==> run R <==
==> flow/design.v <==
`timescale 1ns / 1ps
module frequency_divider
    # ( parameter
        freq = 1000
    )
    (
        input  wire clk100MHz,  
        input  wire rst,        
        output reg  clk_div,    
        output wire tick        
    );
    localparam LOOP_COUNTER_AT = 100_000_000 / freq / 2 ;
    reg [clog2(LOOP_COUNTER_AT)-1:0] count;
    always @( posedge(clk100MHz) )
    begin
        if(rst)
        begin : counter_reset
            count   <= 0;
            clk_div <= 1'b0;
        end
        else
        begin : counter_operate
            if (count == (LOOP_COUNTER_AT - 1))
            begin : counter_loop
                count   <= 0;
                clk_div <= ~clk_div;
            end
            else
            begin : counter_increment
                count   <= count + 1;
                clk_div <= clk_div;
            end
        end
    end
    assign tick = (count == (LOOP_COUNTER_AT - 1)) && !clk_div;
    function integer clog2(input integer number);
        begin
            clog2 = 0;
            while (number)
            begin
                clog2  = clog2 + 1;
                number = number >> 1;
            end
        end
    endfunction
endmodule
`timescale 1ns / 1ps
module clock_managment_unit(
    input wire clk,
    input wire rst,
    output wire clk_100MHz,
    output wire clk_40MHz,
    output wire clk_1KHz,
    output wire tick_40MHz,   
    output wire tick_1KHz     
    );
    frequency_divider 
    #(
        .freq(1000000)   
    )    
    my_1K_divider(
        .clk100MHz(clk),
        .rst(rst),
        .clk_div(clk_1KHz),
        .tick(tick_1KHz)
    );
    frequency_divider 
    #(
        .freq(40000000)
    )    
    my_40M_divider(
        .clk100MHz(clk),
        .rst(rst),
        .clk_div(clk_40MHz),
        .tick(tick_40MHz)
    );
     assign clk_100MHz =clk;
endmodule
`timescale 1ns / 1ps
module sensor_handler(
    input wire clk,
    input wire rst,
    input wire [3:0] sensors,
    output reg [10:0] position
    );
reg [10:0] position_nxt;
always @(posedge clk) begin
    if(rst)
        position <= 0;
    else 
        position <= position_nxt;
end
always @(*) begin
    case(sensors)
    4'b1001:    position_nxt = 500;
    4'b0111:    position_nxt = 1000;
    4'b0011:    position_nxt = 750;
    4'b1110:    position_nxt = 1;
    4'b1100:    position_nxt = 250;
    4'b1011:    position_nxt = 625;
    4'b1101:    position_nxt = 375;
    4'b0001:    position_nxt = 666;
    4'b1000:    position_nxt = 333;
    default:    position_nxt = 1023;    
endcase
end
endmodule
`timescale 1ns / 1ps
module pid(
    input wire clk,
    input wire en,   
    input wire rst,
    input wire [10:0] position,
    input wire kp_sw, ki_sw, kd_sw,  
    output reg [10:0] pid_output
    );
reg signed [10:0] error, error_nxt, error_sum, error_sum_nxt, error_dif, error_dif_nxt, error_prev;
reg signed [12:0] p, p_nxt, i, i_nxt, d, d_nxt;
reg signed [10:0] output_loaded_nxt, output_buf, output_buf_nxt;
localparam  
    K_P      = 1,
    K_P_DEN  = 2,
    K_I      = 5,
    K_I_DEN  = 100,
    K_D      = 1,
    K_D_DEN  = 200,
    TIME_DIV = 100;
always @(posedge clk) begin
    if(rst) begin
        error         <= 0;
        error_sum     <= 0;
        error_dif     <= 0;
        error_prev    <= 0;
        p             <= 0;
        i             <= 0;
        d             <= 0;
        output_buf    <= 0;
        pid_output    <= 0;
    end
    else if(en) begin 
        error         <= error_nxt;
        error_sum     <= error_sum_nxt;
        error_dif     <= error_dif_nxt;
        error_prev    <= error;
        p             <= p_nxt;
        i             <= i_nxt;
        d             <= d_nxt;
        output_buf    <= output_buf_nxt;
        pid_output    <= output_loaded_nxt;
    end
end
always @(*) begin
    error_nxt = 500 - position;
    error_sum_nxt = (error == 0) ? 0 : (error_sum + error);
    error_dif_nxt = error - error_prev;
    p_nxt = kp_sw ? (K_P * error)/K_P_DEN : 0;
    i_nxt = ki_sw ? (K_I * error_sum)/(TIME_DIV * K_I_DEN) : 0;
    d_nxt = kd_sw ? (K_D * error_dif * TIME_DIV)/K_D_DEN : 0;
    output_buf_nxt = p + i + d + 500;
    if(output_buf < 0) output_loaded_nxt = 0;
    else if(output_buf > 1000) output_loaded_nxt = 0;
    else output_loaded_nxt = output_buf;
end
endmodule
`timescale 1ns / 1ps
module servo_handler(
    input  wire clk,
    input  wire en,   
    input  wire rst,
    input  wire [10:0] pid_output,
    output reg  [7:0] servo_l,
    output reg  [7:0] servo_r
    );
reg [7:0] servo_l_nxt;
reg [7:0] servo_r_nxt;
reg [3:0] state,state_nxt;
reg [20:0] counter,counter_nxt;
reg [10:0] pid_buf;
localparam        
    idle              = 3'b000,
    turn_left         = 3'b001,
    turn_right        = 3'b010,
    stop              = 3'b111,
    servo_l_on        = 8'd157,
    servo_r_on        = 8'd137,
    servo_off         = 1'd0;
always @(posedge clk) begin
    if(rst) begin
        servo_l <=0;
        servo_r <=0;
        state   <=0;
        counter <=0;
        pid_buf <=0;
    end
    else if(en) begin
        servo_l <= servo_l_nxt;
        servo_r <= servo_r_nxt;
        state   <= state_nxt;
        counter <= counter_nxt;
        pid_buf <= pid_output;
    end
end
always @(*) begin
    servo_l_nxt = 0;
    servo_r_nxt = 0;
    counter_nxt = 0;
    case (state)
        idle: begin 
            counter_nxt=0;          
            if(pid_buf == 239) begin
                state_nxt =stop;
            end
            else if(pid_buf > 500) begin
                state_nxt=turn_left;
            end  
            else if(pid_buf < 500) begin
                state_nxt=turn_right;
            end
            else begin
                state_nxt=idle;
                servo_l_nxt = servo_l_on;
                servo_r_nxt = servo_r_on; 
            end    
        end      
        turn_right: begin
            counter_nxt=counter+1;
            servo_l_nxt = servo_l_on;
            servo_r_nxt =servo_off;
            if(counter >= pid_buf)
                state_nxt=idle;
            else
                state_nxt=turn_right;
        end
        turn_left: begin
            counter_nxt=counter+1;
            servo_l_nxt = servo_off;
            servo_r_nxt =servo_r_on;
            if(pid_buf < 500 || counter >= pid_buf - 500)
                state_nxt=idle;
            else
                state_nxt=turn_left;
        end
        stop: begin
            servo_l_nxt = servo_off;
            servo_r_nxt =servo_off;
            if(pid_buf == 239)
                state_nxt =stop;
            else 
                state_nxt=idle;
        end     
        default: state_nxt=idle;        
    endcase    
end
endmodule
`timescale 1ns / 1ps
module servo_to_PWM(
   input wire clk,
   input wire rst,
   input wire [7:0] servo_L,
   input wire [7:0] servo_R,
   output reg PWM_L,
   output reg PWM_R
   );
reg PWM_L_nxt;
reg PWM_R_nxt;
reg [19:0] counter,counter_nxt;
reg [20:0] servo_l_mul,servo_r_mul;
reg [7:0] servo_L_buf, servo_R_buf;
always@ (posedge clk) begin
   if(rst) begin
      counter <=0;
      PWM_L   <=0;
      PWM_R   <=0;
   end
   else begin
      counter <=counter_nxt;
      PWM_L   <=PWM_L_nxt;
      PWM_R   <=PWM_R_nxt;
   end
end 
always @* begin
   servo_l_mul =servo_L *1000;
   servo_r_mul =servo_R *1000;
   counter_nxt = counter+1;
   if(counter > 1000000) begin
      counter_nxt=0;
   end
   if(counter > servo_l_mul) begin
      PWM_L_nxt=0;
   end
   else begin
      PWM_L_nxt =1;
   end
   if(counter >servo_r_mul) begin
      PWM_R_nxt=0;
   end
   else begin
      PWM_R_nxt =1;
   end
end 
endmodule
`timescale 1ns / 1ps
module main(
    input wire clk,
    input wire rst,
    input wire [3:0] sensor,
    input wire [2:0] sw,
    output wire [1:0] servo
    );
wire [7:0] Servo_R;
wire [7:0] Servo_L;
wire clk_40MHz;
wire clk_1KHz;
wire clk_100MHz;
wire tick_40MHz;
wire tick_1KHz;
wire [10:0] pid_output, position;
servo_handler my_servo (
    .clk(clk_100MHz),
    .en(tick_1KHz),
    .rst(rst),
    .servo_l(Servo_L),
    .servo_r(Servo_R),
    .pid_output(pid_output)
);       
servo_to_PWM my_PWM(
    .clk(clk_100MHz),
    .rst(rst),
    .servo_L(Servo_L),
    .servo_R(Servo_R),
    .PWM_L(servo[0]),
    .PWM_R(servo[1])
);
clock_managment_unit my_clk(
.clk(clk),
.rst(rst),
.clk_100MHz(clk_100MHz),
.clk_40MHz(clk_40MHz),
.clk_1KHz(clk_1KHz),
.tick_40MHz(tick_40MHz),
.tick_1KHz(tick_1KHz)
);
pid my_pid(
    .kp_sw(sw[0]),
    .ki_sw(sw[1]),
    .kd_sw(sw[2]),
    .clk(clk_100MHz),
    .en(tick_40MHz),
    .rst(rst),
    .position(position),
    .pid_output(pid_output)
);
sensor_handler my_sensors(
    .clk(clk_100MHz),
    .rst(rst),
    .sensors(sensor),
    .position(position)
);
endmodule
==> flow/run.sh <==
#!/bin/bash
# the make line also repeats each setting of config.mk as NAME=value (left out here)
make -C /OpenROAD-flow-scripts/flow DESIGN_CONFIG=/design/flow/config.mk WORK_HOME=/design/flow/orfs CLKGATE_MAP_FILE= finish
==> flow/config.mk <==
export PLATFORM = sky130hd
export DESIGN_NAME = main
export DESIGN_NICKNAME = main
export VERILOG_FILES = /design/flow/design.v
export SDC_FILE = /design/flow/constraint.sdc
export NUM_CORES = 4
export LEC_CHECK = 0
export ABC_AREA = 1
export CAP_MARGIN = 20
export CORE_ASPECT_RATIO = 1.39
export CORE_MARGIN = 2
export CORE_UTILIZATION = 72
export CTS_CLUSTER_SIZE = 79
export HOLD_SLACK_MARGIN = -0.08
export PLACE_DENSITY_LB_ADDON = 0.01
export SLEW_MARGIN = 20
export TNS_END_PERCENT = 5
==> flow/constraint.sdc <==
create_clock -name core_clock -period 11.0 [get_ports {clk}]
set_input_delay 2.2000 -clock core_clock [delete_from_list [all_inputs] [get_ports {clk}]]
set_output_delay 2.2000 -clock core_clock [all_outputs]
set_load 0.01 [all_outputs]
==> run G: changes against run R <==
ABC_AREA = unset   (was 1)
CORE_ASPECT_RATIO = unset   (was 1.39)
CORE_UTILIZATION = 40   (was 72)
CTS_CLUSTER_SIZE = unset   (was 79)
HOLD_SLACK_MARGIN = unset   (was -0.08)
PLACE_DENSITY_LB_ADDON = unset   (was 0.01)
TNS_END_PERCENT = unset   (was 5)
==> flow/constraint.sdc (replaced) <==
create_clock -name core_clock -period 13.5 [get_ports {clk}]
set_input_delay 2.7000 -clock core_clock [delete_from_list [all_inputs] [get_ports {clk}]]
set_output_delay 2.7000 -clock core_clock [all_outputs]
set_load 0.01 [all_outputs]
==> run E: changes against run R <==
CORE_ASPECT_RATIO = unset   (was 1.39)
CTS_CLUSTER_SIZE = 51   (was 79)
HOLD_SLACK_MARGIN = unset   (was -0.08)
SETUP_SLACK_MARGIN = 3.17   (was unset)
TNS_END_PERCENT = unset   (was 5)
==> flow/constraint.sdc (replaced) <==
create_clock -name core_clock -period 10.9 [get_ports {clk}]
set_input_delay 2.1800 -clock core_clock [delete_from_list [all_inputs] [get_ports {clk}]]
set_output_delay 2.1800 -clock core_clock [all_outputs]
set_load 0.01 [all_outputs]
==> results <==
	run E	run G	run R
Result of the run	did not finish	no timing/DRC/antenna violations	complete, but fails checks
Failing step	global routing (5_1_grt)	-	-
Violated checks	-	-	setup timing
Worst Setup End Kind	-	register	register
Register area	-	0.00352 mm^2	0.00353 mm^2
Area fraction of the dominant cell type after synthesis	0.218	0.213	0.218
Transition time of the tightest slew-check pin	-	0.994 ns	0.986 ns
Sequential fraction of the synthesis area	0.218	0.213	0.218
Chip Area, Yosys	0.0161 mm^2	0.0166 mm^2	0.0161 mm^2
Multi-input gate share of the layout cell area	-	0.679	0.604
ClkCell Share	-	0.0313	0.0332
Standard-cell row count	54	74	64
Clock Skew	-	0.0116 ns	0.00808 ns
Non-clock buffers	-	102	191
Number of placed cells counting well taps	2750	2647	2862
Residual antenna-violating net count after detailed routing	-	0	0
